== indigo ==
## layer
module layer #(
    parameter DATA_WIDTH = 8,                  
    parameter INPUT_SIZE = 28,                  
    parameter KERNEL_SIZE = 3,                
    parameter POOL_SIZE = 2,                    
    parameter STRIDE = 1,                          
    parameter ACTIVATION_TYPE = 1'b1,        
    parameter POOL_TYPE = 1'b1                     
)(
    input clk, global_rst, ce,
    input [DATA_WIDTH-1:0] myInput,
    input [KERNEL_SIZE*KERNEL_SIZE*DATA_WIDTH-1:0] weight,
    input [DATA_WIDTH-1:0] bias,
    output [DATA_WIDTH-1:0] data_out,
    output valid_op, 
    output end_op
);
clock: 3.28 ns
lec_check: 0
abc_area: 0
cap_margin: 20
cell_pad_in_sites_detail_placement: 0
cell_pad_in_sites_global_placement: 2
core_aspect_ratio: 1.88
core_margin: 6
core_utilization: 21
cts_cluster_size: 44
gpl_timing_driven: 0
hold_slack_margin: 0.3
max_routing_layer: met4
min_routing_layer: met1
place_density_lb_addon: 0.28
setup_slack_margin: 0.68
slew_margin: 25
tns_end_percent: 30
run.sh (not shown) runs the stock make flow with config.mk's settings and CLKGATE_MAP_FILE=.
indigo completed end to end; final checks failed (setup timing).
## Diff of input files: violet against indigo
- CTS_CLUSTER_SIZE now 36, was 44
- GPL_TIMING_DRIVEN now 1, was 0
- the clock period (ns, I/O delays scaled along) now 5.5, was 3.28
--- outcome ---
violet was carried through to the last stage, and its layout satisfied the timing, DRC and antenna checks.
The power share of the combinational group number comes out higher for indigo vs violet.
Layout overhead on the synthesized area on violet is down relative to indigo.
Taking indigo as the reference point, the met3 routing resource usage after global routing of violet rises by 0.33 points.
The capturing element of the worst setup path comes out conv.MAC[2].genblk1.genblk1.mac.data_out[7] in one run and conv.MAC[8].genblk1.genblk1.mac.data_out[7] in the other, namely in violet and indigo respectively.
Compared with indigo, in violet worst endpoint required time saw an increase; filler cell count went up 1.3%; sequential cell count did not really move; global-route total usage across every layer fell 1.9 points.
The launch point of the critical path comes out myInput[4] in one run and myInput[3] in the other, namely in violet and indigo respectively.
Modified inputs, xenon compared to violet
- swapping 0 for 1 in ABC_AREA
- swapping 36 for 44 in CTS_CLUSTER_SIZE
- swapping 5.5 for 3.28 in the clock period (ns, I/O delays scaled along)
Results
- Relative to violet, share of total power in the clock network has gone down in xenon.
- Die outline area: lower on violet
- Wire: xenon routes more than violet
- Cell count (violet / xenon): 0.78
- xenon: met2 demand-to-capacity share in global routing 6.5 points above violet
- violet completed every stage of the flow, and the final layout passed the timing, DRC and antenna checks.
- The layout from xenon, despite a flow that completed every stage, fails the layout checks, with the failing checks listed as setup timing.
- [compare] base=violet new=xenon: combinational fraction of design power went up by 7.8 points, setup slack after layout went down by 1.26 ns.
> inputs changed (xenon -> cedar)
- SLEW_MARGIN now 20, was 25
- MAX_ROUTING_LAYER now met5, was met4
- CORE_UTILIZATION now 58, was 21
- ABC_AREA now 0, was 1
- CELL_PAD_IN_SITES_GLOBAL_PLACEMENT now 1, was 2
- CTS_CLUSTER_SIZE now 36, was 44
- CORE_ASPECT_RATIO no longer set, was 1.88
- HOLD_SLACK_MARGIN no longer set, was 0.3
- SETUP_SLACK_MARGIN now 0.67, was 0.68
- CORE_MARGIN now 2, was 6
- TNS_END_PERCENT no longer set, was 30
- the clock period (ns, I/O delays scaled along) now 3.38, was 3.28
--- outcome ---
In cedar the implementation ran to completion but is not tape-out ready, as the final checks report setup timing.
Changes observed in cedar relative to xenon: number of cells produced by synthesis went down 1452, ratio of total power to cell area went up by 5.5%, layout overhead on the synthesized area lower.
Average wire per standard cell delta for cedar relative to xenon: about 5% higher
Taking xenon as the reference point, the area after synthesis of cedar falls by 2000 um2.
Standard-cell row count of cedar falls short of that of xenon by more than half.
A heaviest power group of the clock network is what xenon shows, while combinational cells belongs to cedar.
Cmp xenon and cedar / post-synth area from yosys stat / higher: xenon
Power is estimated from default activity; no workload was simulated.
